## job 1572
// float_adder
module float_adder(
    input   clk,
    input   rst,
    input   [31:0]  x,
    input   [31:0]  y,
    output  reg [31:0]  z,
    output  reg [1:0]   overflow  
);
Settings: LEC_CHECK=0, CAP_MARGIN=20, CORE_MARGIN=2, CORE_UTILIZATION=72, CTS_CLUSTER_DIAMETER=190, CTS_CLUSTER_SIZE=93, PLACE_DENSITY=0.86, SLEW_MARGIN=20, TNS_END_PERCENT=30; clock period 0.958 ns.
run.sh (not shown) runs the stock make flow with config.mk's settings and CLKGATE_MAP_FILE=.
Job 1572 never completed; the flow aborted with a tool error in 3_5_place_dp.
diff inputs: job 1572 => job 293
- swapping 0.86 for 0.43 in PLACE_DENSITY
- putting ABC_AREA at 1 where nothing was set
- swapping 190 for 375 in CTS_CLUSTER_DIAMETER
- clearing TNS_END_PERCENT, which used to be 30
- swapping 0.958 for 3.38 in the clock period (ns, I/O delays scaled along)
==> comparison <==
- No final results exist for job 293, since it was stopped by error GRT-0232 during 5_1_grt.
- The simple logic cell fraction of the synthesized area of job 293 is higher than that of job 1572.
- Synthesized area divided by synthesized cell count, job 293 vs job 1572: down by more than 10%
- Job 1572 → job 293: die height shows a reduction of 3.1 um, count of instantiated cells in the yosys netlist shows an increase of about 13%.
- [compare] base=job 1572 new=job 293: effective utilization at floorplan saw little to no change, net count of the mapped netlist grew by 12%.
> inputs changed (job 293 -> job 9083)
- ABC_AREA no longer set, was 1
- CTS_CLUSTER_DIAMETER now 42, was 375
- CTS_CLUSTER_SIZE no longer set, was 93
- PLACE_DENSITY no longer set, was 0.43
- CORE_UTILIZATION now 70, was 72
- the clock period (ns, I/O delays scaled along) now 3.43, was 3.38
==> results <==
- Summary of job 9083 over job 293: synthesized-area fraction occupied by adder cells lower, y dimension of the die shows an increase of 5.3 um, placed instance count dropped 218.
- Sort job 293 and job 9083 by number of gates resized after cts asc -> top: job 9083
- Diff job 293 -> job 9083: sequential share of the synthesized area down 1.5 points; standard cell core area up about 7%; post-CTS setup buffer count down 59.
- STATUS run=job 9083 STAGES=ALL_DONE FINAL_CHECKS=FAILED CAUSE=capacitance limit, slew limit, setup timing
Edits applied to the flow inputs when going from job 9083 to job 9292:
- CTS_CLUSTER_DIAMETER removed (was 42)
- CORE_UTILIZATION changed from 70 to 40
- the clock period (ns, I/O delays scaled along) changed from 3.43 to 5.0
Findings:
Job 9292 finished end to end and its layout was clean on timing, DRC and antenna. Delta(chip area, job 9292 - job 9083) > 0. Of job 9292 and job 9083, it is job 9292 that has the higher final period demand of the worst path. The global placement routability congestion number comes out lower for job 9292 vs job 9083. Combinational power went down by more than a quarter going from job 9083 to job 9292. Comparing job 9083 and job 9292, the lower critical path depth is on job 9292. Going from job 9083 to job 9292, total number of vias shrank by more than 10%. The final reports for job 9292 and job 9083 show final non-filler cell area lower in the former. Comparing job 9292 against job 9083, there is no change at all in multi-input combinational gate total. Job 9292 reports its topmost layer with routed signal wires as met4 while job 9083 reports met5.
Relative to job 9292, the following input files were edited for job 541:
- HOLD_SLACK_MARGIN: unset -> -0.09
- CAP_MARGIN: 20 -> 15
- CTS_CLUSTER_DIAMETER: unset -> 99
- PLACE_DENSITY: unset -> 0.78
- CORE_UTILIZATION: 40 -> 72
- the clock period (ns, I/O delays scaled along): 5.0 -> 3.49
## What came out
To summarise job 541: no stage aborted, but the layout did not pass its checks, failing on setup timing. Job 541 vs job 9292 on clock power: job 541 is the higher one. From job 9292 to job 541 the numbers moved as follows: final-stage net count up 110, post-route cell area shows an increase of about 3.3%, total CTS buffers now sits lower.
#### Input delta (job 2045 over job 541)
- a deleted HOLD_SLACK_MARGIN that had been -0.09
- a deleted PLACE_DENSITY that had been 0.78
- a change of CAP_MARGIN from 15 to 20
- a deleted CTS_CLUSTER_DIAMETER that had been 99
- a change of CORE_UTILIZATION from 72 to 40
- a change of the clock period (ns, I/O delays scaled along) from 3.49 to 4.22
Both conditions hold for job 2045: the flow ran to the end and the final layout passed the timing, DRC and antenna checks. For number of global-route vias before repair, dividing the value from job 541 by the value from job 2045 gives 1.11. Job 2045 vs job 541, final worst slack went up by 340 ps. [job 2045 vs job 541] worst slew margin relative to its limit: lower in job 2045. Area fraction of clock buffers and clock inverters was higher in the run labelled job 2045. In job 2045, the fraction of standard cell area that is sequential came out 0.61 points above the value in job 541. Count of placed standard cells including taps on job 2045 is up relative to job 541. Re part of the total power dissipated in combinational logic: job 2045 is 5.5 points down on job 541. Measured against job 541, the sum of met3 wire segment lengths after detailed routing of job 2045 comes out at 0.58 times the reference value.

---

oak:
float_adder again, from the RTL that the note above started with.
Settings: LEC_CHECK=0, CAP_MARGIN=35, CELL_PAD_IN_SITES_DETAIL_PLACEMENT=1, CELL_PAD_IN_SITES_GLOBAL_PLACEMENT=3, CORE_ASPECT_RATIO=0.56, CORE_MARGIN=2, CORE_UTILIZATION=33, GPL_ROUTABILITY_DRIVEN=0, GPL_TIMING_DRIVEN=0, HOLD_SLACK_MARGIN=-0.05, MIN_ROUTING_LAYER=met2, PLACE_DENSITY_LB_ADDON=0.24, SLEW_MARGIN=20, TNS_END_PERCENT=80; clock period 3.18 ns.
oak terminated abnormally: global routing reported GRT-0116.
The inputs of pine differ from those of oak as listed below.
- CELL_PAD_IN_SITES_DETAIL_PLACEMENT no longer set, was 1
- ABC_AREA now 1, previously not set
- CELL_PAD_IN_SITES_GLOBAL_PLACEMENT no longer set, was 3
- CORE_ASPECT_RATIO no longer set, was 0.56
- CTS_CLUSTER_SIZE now 17, previously not set
- CAP_MARGIN now 20, was 35
- GPL_TIMING_DRIVEN no longer set, was 0
- CORE_UTILIZATION now 68, was 33
- PLACE_DENSITY_LB_ADDON no longer set, was 0.24
- MIN_ROUTING_LAYER no longer set, was met2
- TNS_END_PERCENT no longer set, was 80
- HOLD_SLACK_MARGIN no longer set, was -0.05
- GPL_ROUTABILITY_DRIVEN no longer set, was 0
- the clock period (ns, I/O delays scaled along) now 3.2, was 3.18
Results
- Between pine and oak, the post-synthesis cell count is higher for pine.
- pine did not finish; the tool stopped in global routing with error DPL-0038.
- The run showing the smaller mux share of post-synthesis cell area is pine.
- Going from oak to pine, yosys synthesis chip area down about 4%, area share of fa/ha/maj cells after synthesis up 0.35 points.
- [compare] base=oak new=pine: post-synth net total moved up; total die area moved down.
What birch does differently from pine at the input level:
- ABC_AREA: 1 -> unset
- PLACE_DENSITY: unset -> 0.39
- CTS_CLUSTER_SIZE: 17 -> 93
- CTS_CLUSTER_DIAMETER: unset -> 190
- TNS_END_PERCENT: unset -> 30
- the clock period (ns, I/O delays scaled along): 3.2 -> 0.958
- The lower arithmetic-cell share of the synthesized area counting full adders, half adders and majority gates of birch and pine is in birch.
- Changes observed in birch relative to pine: synthesized-area fraction occupied by xor and xnor cells climbed 0.40 points; simple-gate area share of the yosys netlist shrank by 6.6 points; yosys cell count lost 240; netlist area before placement shows an increase of 680 sq um.
- The flow ended early for birch: it failed with a tool error in clock tree synthesis.
- Relative to pine, HPWL reported at the end of detailed placement increased by about 30% in birch.
What maple does differently from birch at the input level:
- a deleted PLACE_DENSITY that had been 0.39
- a deleted CTS_CLUSTER_DIAMETER that had been 190
- a change of CORE_UTILIZATION from 68 to 72
- an added SETUP_SLACK_MARGIN of -0.37
- a deleted CTS_CLUSTER_SIZE that had been 93
- a deleted TNS_END_PERCENT that had been 30
- a change of the clock period (ns, I/O delays scaled along) from 0.958 to 3.83
Results
Completing all stages was not enough for maple: its layout failed the final checks because of negative setup slack.
Reported for birch and maple, flip-flop and latch count after synthesis turned out identical to the last digit.
In the metrics for birch and maple, the one carrying the higher number of standard-cell rows in the floorplan is birch.
The area of the core of maple falls short of that of birch by 6.0%.
As far as yosys-reported design area after synthesis goes, maple and birch are indistinguishable; the numbers are identical.
Delta (maple minus birch): last weighted congestion value of the routability-driven placer fell about 4%, cell total after placement shrank by 522, fraction of the core area occupied by cells at floorplan rose 4.4 points.

---

== main ==
float_adder again, from the RTL that the note above started with.
clock: 5.24 ns
lec_check: 0
cap_margin: 20
cell_pad_in_sites_detail_placement: 2
core_aspect_ratio: 0.52
core_margin: 2
core_utilization: 40
cts_cluster_size: 79
gpl_routability_driven: 0
gpl_timing_driven: 0
max_routing_layer: met4
slew_margin: 20
main finished all stages; however, its layout fails the closing checks, the failures being negative setup slack.
> inputs changed (main -> the feature branch)
Settings: removing GPL_ROUTABILITY_DRIVEN (formerly 0); setting CTS_CLUSTER_DIAMETER to 42 for the first time; changing CORE_UTILIZATION from 40 to 70; removing CELL_PAD_IN_SITES_DETAIL_PLACEMENT (formerly 2); removing GPL_TIMING_DRIVEN (formerly 0); setting PLACE_DENSITY to 0.64 for the first time; removing CORE_ASPECT_RATIO (formerly 0.52); setting HOLD_SLACK_MARGIN to -0.09 for the first time; changing CTS_CLUSTER_SIZE from 79 to 34; removing MAX_ROUTING_LAYER (formerly met4); changing the clock period (ns, I/O delays scaled along) from 5.24 to 3.43.
### Flow results
The feature branch packs its core more tightly than main. On worst slew margin relative to its limit, main loses to the feature branch. In the feature branch, number of cells on the critical path is higher than in main. Completing all stages was not enough for the feature branch: its layout failed the final checks because of negative setup slack. Re mean cell area of the mapped netlist: no difference whatsoever between main and the feature branch. Status: hold slack parity (the feature branch, main). Going from main to the feature branch, global-route wire length before repair shrank by more than a quarter.

---

float_adder again, from the RTL that the note above started with.
export LEC_CHECK = 0
export ABC_AREA = 1
export CAP_MARGIN = 20
export CORE_MARGIN = 2
export CORE_UTILIZATION = 72
export CTS_CLUSTER_DIAMETER = 190
export CTS_CLUSTER_SIZE = 93
export PLACE_DENSITY = 0.86
export SLEW_MARGIN = 20
export TNS_END_PERCENT = 30
create_clock -name core_clock -period 0.958 [get_ports {clk}]
The starting point did not get past 4_1_cts, error DPL-0038.
Rerun with:
- ABC_AREA: 1 -> default
- CORE_UTILIZATION: 72 -> 40
- CTS_CLUSTER_DIAMETER: 190 -> default
- CTS_CLUSTER_SIZE: 93 -> default
- PLACE_DENSITY: 0.86 -> default
- SETUP_SLACK_MARGIN: default -> 0.25
- TNS_END_PERCENT: 30 -> default
- clock period: 0.958 -> 4.22 ns (I/O delays scaled with it)
The new run completed without violations; synthesized area went up by a few percent; synthesized cell count went down by roughly a tenth; die area went up by well over a third.
Rerun with:
- CORE_ASPECT_RATIO: default -> 1.6
- GPL_TIMING_DRIVEN: default -> 0
- SETUP_SLACK_MARGIN: 0.25 -> default
- clock period: 4.22 -> 5.0 ns (I/O delays scaled with it)
Effect: Routed wire length came out higher by about 11%; sequential share of layout area rises by 0.66 points; synthesized cell count does not change; power is lower by about 17%; via count climbs by about 1.4%; count of clock-buffer cells in the layout decreases by 5; maximum frequency is lower by about 20%; cell area came out lower by 2.0%; clock skew grows by 0.017 ns.

---

Starting RTL as in the previous note.
clock: 2.46 ns
lec_check: 0
cap_margin: 20
cell_pad_in_sites_global_placement: 0
core_margin: 2
core_utilization: 72
cts_cluster_size: 22
gpl_timing_driven: 1
max_routing_layer: met5
min_routing_layer: met1
place_density: 0.71
setup_slack_margin: 0.34
slew_margin: 20
tns_end_percent: 25
The first run failed in clock tree synthesis (4_1_cts) (DPL-0038).
==> next run, changes <==
CORE_UTILIZATION = 70   (was 72)
CTS_CLUSTER_SIZE = 32   (was 22)
PLACE_DENSITY = default   (was 0.71)
PLACE_DENSITY_LB_ADDON = 0.25   (was default)
SETUP_SLACK_MARGIN = 1.03   (was 0.34)
clock period = 3.74 ns   (was 2.46 ns; I/O delays follow)
This time the run never finished: it broke off in global routing (5_1_grt) on GRT-0232.
Synthesized cell count is unchanged.
Die size is higher by 2.8%.
Synthesized area stays the same.
==> next run, changes <==
CAP_MARGIN = 0   (was 20)
CTS_CLUSTER_SIZE = 22   (was 32)
PLACE_DENSITY_LB_ADDON = default   (was 0.25)
SETUP_SLACK_MARGIN = 0.34   (was 1.03)
clock period = 2.46 ns   (was 3.74 ns; I/O delays follow)
The changed run stopped in clock tree synthesis (4_1_cts).
Synthesized cell count stays the same.
Die size stays the same.
Synthesized area is unchanged.
==> next run, changes <==
CAP_MARGIN = 20   (was 0)
CTS_CLUSTER_SIZE = 42   (was 22)
PLACE_DENSITY_LB_ADDON = 0.25   (was default)
SETUP_SLACK_MARGIN = 1.08   (was 0.34)
clock period = 3.74 ns   (was 2.46 ns; I/O delays follow)
The new run aborted during global routing (5_1_grt). Synthesized area is unchanged. Die area does not change. Synthesized cell count is unchanged.
==> next run, changes <==
CAP_MARGIN = 0   (was 20)
CORE_ASPECT_RATIO = 0.73   (was default)
CORE_UTILIZATION = 72   (was 70)
CTS_CLUSTER_DIAMETER = 364   (was default)
CTS_CLUSTER_SIZE = 22   (was 42)
PLACE_DENSITY_LB_ADDON = default   (was 0.25)
SETUP_SLACK_MARGIN = 0.34   (was 1.08)
clock period = 2.46 ns   (was 3.74 ns; I/O delays follow)
Outcome: Now the flow died in clock tree synthesis (4_1_cts) with DPL-0038. Synthesized cell count is unchanged. Area after synthesis does not change. Die area drops by a few percent.

---

Starting RTL as in the previous note.
Settings: LEC_CHECK=0, CAP_MARGIN=20, CELL_PAD_IN_SITES_DETAIL_PLACEMENT=2, CELL_PAD_IN_SITES_GLOBAL_PLACEMENT=1, CORE_ASPECT_RATIO=1.77, CORE_MARGIN=2, CORE_UTILIZATION=33, CTS_CLUSTER_SIZE=74, GPL_ROUTABILITY_DRIVEN=0, GPL_TIMING_DRIVEN=1, MAX_ROUTING_LAYER=met4, MIN_ROUTING_LAYER=met2, PLACE_DENSITY=0.9, SETUP_SLACK_MARGIN=-0.03, SLEW_MARGIN=20, TNS_END_PERCENT=25; clock period 3.97 ns.
The baseline stopped in 5_1_grt.
Rerun with:
Settings changed: ABC_AREA from default to 1, CELL_PAD_IN_SITES_DETAIL_PLACEMENT 2 to default, CELL_PAD_IN_SITES_GLOBAL_PLACEMENT 1 to default, CORE_ASPECT_RATIO 1.77 to default, CORE_UTILIZATION 33 to 72, CTS_CLUSTER_DIAMETER from default to 379, CTS_CLUSTER_SIZE 74 to 93, GPL_ROUTABILITY_DRIVEN 0 to default, GPL_TIMING_DRIVEN 1 to default, MAX_ROUTING_LAYER met4 to default, MIN_ROUTING_LAYER met2 to default, PLACE_DENSITY 0.9 to 0.39, SETUP_SLACK_MARGIN -0.03 to default, TNS_END_PERCENT 25 to 30.
Clock period 3.97 ns to 0.958 ns, I/O delays scaled along.
Effect: This time the run died in 4_1_cts; synthesized area goes down by 3.9%; die area fell by 55%; synthesized cell count climbs by 13%.
Rerun with:
Settings changed: CORE_ASPECT_RATIO from default to 1.43, CTS_CLUSTER_DIAMETER 379 to 102, CTS_CLUSTER_SIZE 93 to 97, HOLD_SLACK_MARGIN from default to 0.29, PLACE_DENSITY 0.39 to default, PLACE_DENSITY_LB_ADDON from default to 0.14, SETUP_SLACK_MARGIN from default to 0.81, TNS_END_PERCENT 30 to default.
Clock period 0.958 ns to 2.75 ns, I/O delays scaled along.
After rerunning:
- The new run stopped in 3_5_place_dp with DPL-0033
- die size barely changes
- synthesized cell count is unchanged
- synthesized area stays the same
Rerun with:
Settings changed: CORE_ASPECT_RATIO 1.43 to 0.5, CTS_CLUSTER_DIAMETER 102 to 190, CTS_CLUSTER_SIZE 97 to 93, HOLD_SLACK_MARGIN 0.29 to default, PLACE_DENSITY from default to 0.39, PLACE_DENSITY_LB_ADDON 0.14 to default, SETUP_SLACK_MARGIN 0.81 to default, TNS_END_PERCENT from default to 30.
Clock period 2.75 ns to 0.958 ns, I/O delays scaled along.
The new run did not get past 3_5_place_dp.
Synthesized area stays the same.
Die size is about the same.
Synthesized cell count stays the same.
Power figures rest on the tool's default switching activity, not on a simulated workload.
